==> inputs of try-yarrow <==
## unsigned_nonrestoring
module unsigned_nonrestoring #(
    parameter int WIDTH = 32
) (
    input logic go,
    input logic[WIDTH-1:0] divisor,
    input logic[WIDTH-1:0] dividend,
    input logic clk, rst,
    output logic done,
    output logic[WIDTH-1:0] quotient,
    output logic[WIDTH-1:0] remainder,
    output logic divide_by_zero
);
typedef enum logic [1:0] {
    WAIT,
    COMPUTE,
    DONE
} state_t;
state_t next_state, state_R;
logic[WIDTH-1:0] Q_R, next_Q, quotient_R, next_quotient, remainder_R, next_remainder;
logic[WIDTH:0] A_R, next_A, B_R, next_B, B_twos_comp_R, next_B_twos_comp;
logic[$clog2(WIDTH):0] Count_R, next_Count;
logic done_R, next_done;
logic divide_by_zero_R, next_divide_by_zero;
assign done = done_R;
assign divide_by_zero = divide_by_zero_R;
assign quotient = quotient_R;
assign remainder = remainder_R;
always_ff @(posedge clk or posedge rst) begin
    if(rst) begin
        state_R <= WAIT;
        Q_R <= '0;
        A_R <= '0;
        B_R <= '0;
        B_twos_comp_R <= '0;
        Count_R <= '0;
        quotient_R <= '0;
        remainder_R <= '0;
        done_R <= 1'b0;
        divide_by_zero_R <= 1'b0;
    end
    else begin
        state_R <= next_state;
        Q_R <= next_Q;
        A_R <= next_A;
        B_R <= next_B;
        B_twos_comp_R <= next_B_twos_comp;
        Count_R <= next_Count;
        quotient_R <= next_quotient;
        remainder_R <= next_remainder;
        done_R <= next_done;
        divide_by_zero_R <= next_divide_by_zero;
    end
end 
logic[WIDTH:0] A_temp;
always_comb begin
    logic[WIDTH:0] one;
    one = 1;
    A_temp = '0;
    next_Q = Q_R;
    next_A = A_R;
    next_B = B_R;
    next_B_twos_comp = B_twos_comp_R;
    next_Count = Count_R;
    next_remainder = remainder_R;
    next_quotient = quotient_R;
    next_state = state_R;
    next_divide_by_zero = divide_by_zero_R;
    next_done = done_R;
    case(state_R)
        WAIT: begin
            if (go) begin
                if(divisor == 0) begin
                    next_state = DONE;
                    next_done = 1'b1;
                    next_divide_by_zero = 1'b1;
  ...
make LEC_CHECK=0 CAP_MARGIN=20 CELL_PAD_IN_SITES_DETAIL_PLACEMENT=2 CORE_MARGIN=2 CORE_UTILIZATION=72 CTS_CLUSTER_SIZE=13 MAX_ROUTING_LAYER=met4 MIN_ROUTING_LAYER=met2 SLEW_MARGIN=20 finish   # period 6.0 ns
run.sh (not shown) runs the stock make flow with config.mk's settings and CLKGATE_MAP_FILE=.
==> try-cedar: changes against try-yarrow <==
ABC_AREA = 1   (was unset)
CELL_PAD_IN_SITES_DETAIL_PLACEMENT = unset   (was 2)
CTS_CLUSTER_SIZE = unset   (was 13)
MAX_ROUTING_LAYER = unset   (was met4)
MIN_ROUTING_LAYER = unset   (was met2)
PLACE_DENSITY_LB_ADDON = 0.25   (was unset)
SETUP_SLACK_MARGIN = 1.15   (was unset)
==> flow/constraint.sdc (replaced) <==
create_clock -name core_clock -period 4.61 [get_ports {clk}]
set_input_delay 0.9220 -clock core_clock [delete_from_list [all_inputs] [get_ports {clk}]]
set_output_delay 0.9220 -clock core_clock [all_outputs]
set_load 0.01 [all_outputs]
==> run notes <==
This memo summarizes the results of the implementation run.

Yosys
Among all cell types in the netlist, the one instantiated most often is nand2_1. The main area contributors are dfrtp_1 38%, nand2_1 21%, ha_1 6.6%.

Status
The stopping stage is global routing (5_1_grt). The tool reported: "[ERROR GRT-0232] Routing congestion too high. Check the congestion heatmap in the GUI". The run stopped with a tool error.
The numbers above come from try-cedar.

==> run notes <==
This memo summarizes the results of the implementation run.

Yosys
The most used standard cell by instance count after synthesis is dfrtp_1. The post-synth tally of flip-flops with integrated enable is 0. In this run the biggest area consumer among cell types represents 40.9% of the synthesized area. The main area contributors are dfrtp_1 41%, mux2_2 8.4%, ha_1 7.2%.

Status
The stopping stage is detailed placement (3_5_place_dp). The run stopped with a tool error. The first error in the log reads "[ERROR DPL-0033] detailed placement checks failed during check placement".
The numbers above come from try-yarrow.


* * *

==> run Z: inputs <==
==> flow/design.v <==
module unsigned_nonrestoring #(
    parameter int WIDTH = 32
) (
    input logic go,
    input logic[WIDTH-1:0] divisor,
    input logic[WIDTH-1:0] dividend,
    input logic clk, rst,
    output logic done,
    output logic[WIDTH-1:0] quotient,
    output logic[WIDTH-1:0] remainder,
    output logic divide_by_zero
);
typedef enum logic [1:0] {
    WAIT,
    COMPUTE,
    DONE
} state_t;
state_t next_state, state_R;
logic[WIDTH-1:0] Q_R, next_Q, quotient_R, next_quotient, remainder_R, next_remainder;
logic[WIDTH:0] A_R, next_A, B_R, next_B, B_twos_comp_R, next_B_twos_comp;
logic[$clog2(WIDTH):0] Count_R, next_Count;
logic done_R, next_done;
logic divide_by_zero_R, next_divide_by_zero;
assign done = done_R;
assign divide_by_zero = divide_by_zero_R;
assign quotient = quotient_R;
assign remainder = remainder_R;
always_ff @(posedge clk or posedge rst) begin
    if(rst) begin
        state_R <= WAIT;
        Q_R <= '0;
        A_R <= '0;
        B_R <= '0;
        B_twos_comp_R <= '0;
        Count_R <= '0;
        quotient_R <= '0;
        remainder_R <= '0;
        done_R <= 1'b0;
        divide_by_zero_R <= 1'b0;
    end
    else begin
        state_R <= next_state;
        Q_R <= next_Q;
        A_R <= next_A;
        B_R <= next_B;
        B_twos_comp_R <= next_B_twos_comp;
        Count_R <= next_Count;
        quotient_R <= next_quotient;
        remainder_R <= next_remainder;
        done_R <= next_done;
        divide_by_zero_R <= next_divide_by_zero;
    end
end 
logic[WIDTH:0] A_temp;
always_comb begin
    logic[WIDTH:0] one;
    one = 1;
    A_temp = '0;
    next_Q = Q_R;
    next_A = A_R;
    next_B = B_R;
    next_B_twos_comp = B_twos_comp_R;
    next_Count = Count_R;
    next_remainder = remainder_R;
    next_quotient = quotient_R;
    next_state = state_R;
    next_divide_by_zero = divide_by_zero_R;
    next_done = done_R;
    case(state_R)
        WAIT: begin
            if (go) begin
                if(divisor == 0) begin
                    next_state = DONE;
                    next_done = 1'b1;
                    next_divide_by_zero = 1'b1;
                end
                else begin
                    next_A = '0;
                    next_B = {1'b0,divisor};
                    next_B_twos_comp = ~next_B + one;
                    next_Q = dividend;
                    next_Count = WIDTH;
                    next_state = COMPUTE;
                end
            end
        end
        COMPUTE: begin
            if(A_R[WIDTH]) begin
                A_temp = {A_R[WIDTH-1:0], Q_R[WIDTH-1]};
                next_A = A_temp + B_R;
            end else begin
                A_temp = {A_R[WIDTH-1:0], Q_R[WIDTH-1]};
                next_A = A_temp + B_twos_comp_R;
            end
            next_Q = {Q_R[WIDTH-2:0],~next_A[WIDTH]};
            next_Count = Count_R - 1;
            if(next_Count == 0) begin 
                next_state = DONE;
                if(next_A[WIDTH]) next_remainder = next_A[WIDTH-1:0] + B_R;
                else next_remainder = next_A[WIDTH-1:0];
                next_quotient = next_Q[WIDTH-1:0];
                next_done = 1;
            end
        end
        DONE: begin
            next_done = 0;
            next_divide_by_zero = 1'b0;
            next_state = WAIT;
        end
    endcase
end
endmodule
==> flow/run.sh <==
#!/bin/bash
# the make line also repeats each setting of config.mk as NAME=value (left out here)
make -C /OpenROAD-flow-scripts/flow DESIGN_CONFIG=/design/flow/config.mk WORK_HOME=/design/flow/orfs CLKGATE_MAP_FILE= finish
==> flow/config.mk <==
export PLATFORM = sky130hd
export DESIGN_NAME = unsigned_nonrestoring
export DESIGN_NICKNAME = unsigned_nonrestoring
export VERILOG_FILES = /design/flow/design.v
export SDC_FILE = /design/flow/constraint.sdc
export NUM_CORES = 4
export LEC_CHECK = 0
export ABC_AREA = 0
export CAP_MARGIN = 20
export CORE_MARGIN = 2
export CORE_UTILIZATION = 72
export CTS_CLUSTER_DIAMETER = 383
export CTS_CLUSTER_SIZE = 39
export PLACE_DENSITY = 0.76
export SETUP_SLACK_MARGIN = 1.16
export SLEW_MARGIN = 20
export TNS_END_PERCENT = 10
==> flow/constraint.sdc <==
create_clock -name core_clock -period 4.65 [get_ports {clk}]
set_input_delay 0.9300 -clock core_clock [delete_from_list [all_inputs] [get_ports {clk}]]
set_output_delay 0.9300 -clock core_clock [all_outputs]
set_load 0.01 [all_outputs]
==> inputs of run A, as changes to run Z <==
ABC_AREA = default   (was 0)
CORE_UTILIZATION = 40   (was 72)
CTS_CLUSTER_DIAMETER = default   (was 383)
CTS_CLUSTER_SIZE = default   (was 39)
PLACE_DENSITY = default   (was 0.76)
SETUP_SLACK_MARGIN = default   (was 1.16)
TNS_END_PERCENT = default   (was 10)
==> flow/constraint.sdc (replaced) <==
create_clock -name core_clock -period 5.67 [get_ports {clk}]
set_input_delay 1.1340 -clock core_clock [delete_from_list [all_inputs] [get_ports {clk}]]
set_output_delay 1.1340 -clock core_clock [all_outputs]
set_load 0.01 [all_outputs]
==> inputs of run D, as changes to run Z <==
ABC_AREA = default   (was 0)
CAP_MARGIN = 35   (was 20)
CORE_UTILIZATION = 68   (was 72)
CTS_CLUSTER_DIAMETER = default   (was 383)
CTS_CLUSTER_SIZE = default   (was 39)
PLACE_DENSITY = default   (was 0.76)
SETUP_SLACK_MARGIN = default   (was 1.16)
TNS_END_PERCENT = default   (was 10)
==> flow/constraint.sdc (replaced) <==
create_clock -name core_clock -period 5.18 [get_ports {clk}]
set_input_delay 1.0360 -clock core_clock [delete_from_list [all_inputs] [get_ports {clk}]]
set_output_delay 1.0360 -clock core_clock [all_outputs]
set_load 0.01 [all_outputs]
==> run summary <==
Core Region: 30590 µm²
HPWL after detailed placement: 22900 µm
Die footprint: 32480 µm²
Resized Gates After CTS: 2
Final RePlAce weighted congestion: 0.8988
Die Y: 180.2 µm
Met3 Usage GRT: 4.729%
Placed instance count: 1796
Place WS: -108.5 ps
Global route overflow: 0
Chip width: 180.2 µm
Placed cell areas: 14380 µm²
CTS Buf Count: 24
Post-CTS Setup Bufs: 0
Status: timing/DRC/antenna clean
the above is filed under run A

==> run summary <==
Final RePlAce weighted congestion: 0.9997
HPWL after detailed placement: 28260 µm
Die Y: 135.4 µm
Chip width: 135.4 µm
Status: aborted with a tool error
Place WS: -998.3 ps
Stop Error: [ERROR GRT-0116] Global routing finished with congestion. Check the congestion regions in the DRC Viewer.
Resized Gates After CTS: 147
Number of flops mapped to enable cells by yosys: 0
Synthesized cell area: 12420 µm²
Die footprint: 18320 µm²
Global route overflow: 18
Post-CTS Setup Bufs: 21
Met3 Usage GRT: 60.49%
Top cells by area: dfrtp_1 (41%), mux2_2 (8.4%), ha_1 (7.2%)
Stopped at: global routing
Placed instance count: 1770
Core Region: 17060 µm²
Placed cell areas: 15380 µm²
CTS Buf Count: 9
the above is filed under run Z

==> run summary <==
Status: complete, but fails checks
Blocking Checks: negative setup slack
Placed cell areas: 14880 µm²
Post-CTS Setup Bufs: 7
Setup violations, final: 4
Met3 Usage GRT: 7.182%
Chip width: 139.2 µm
Placed instance count: 1720
Final setup margin: -31.29 ps
Resized Gates After CTS: 18
Place WS: -369.3 ps
Final RePlAce weighted congestion: 0.9357
Global route overflow: 0
Die Y: 139.2 µm
the above is filed under run D

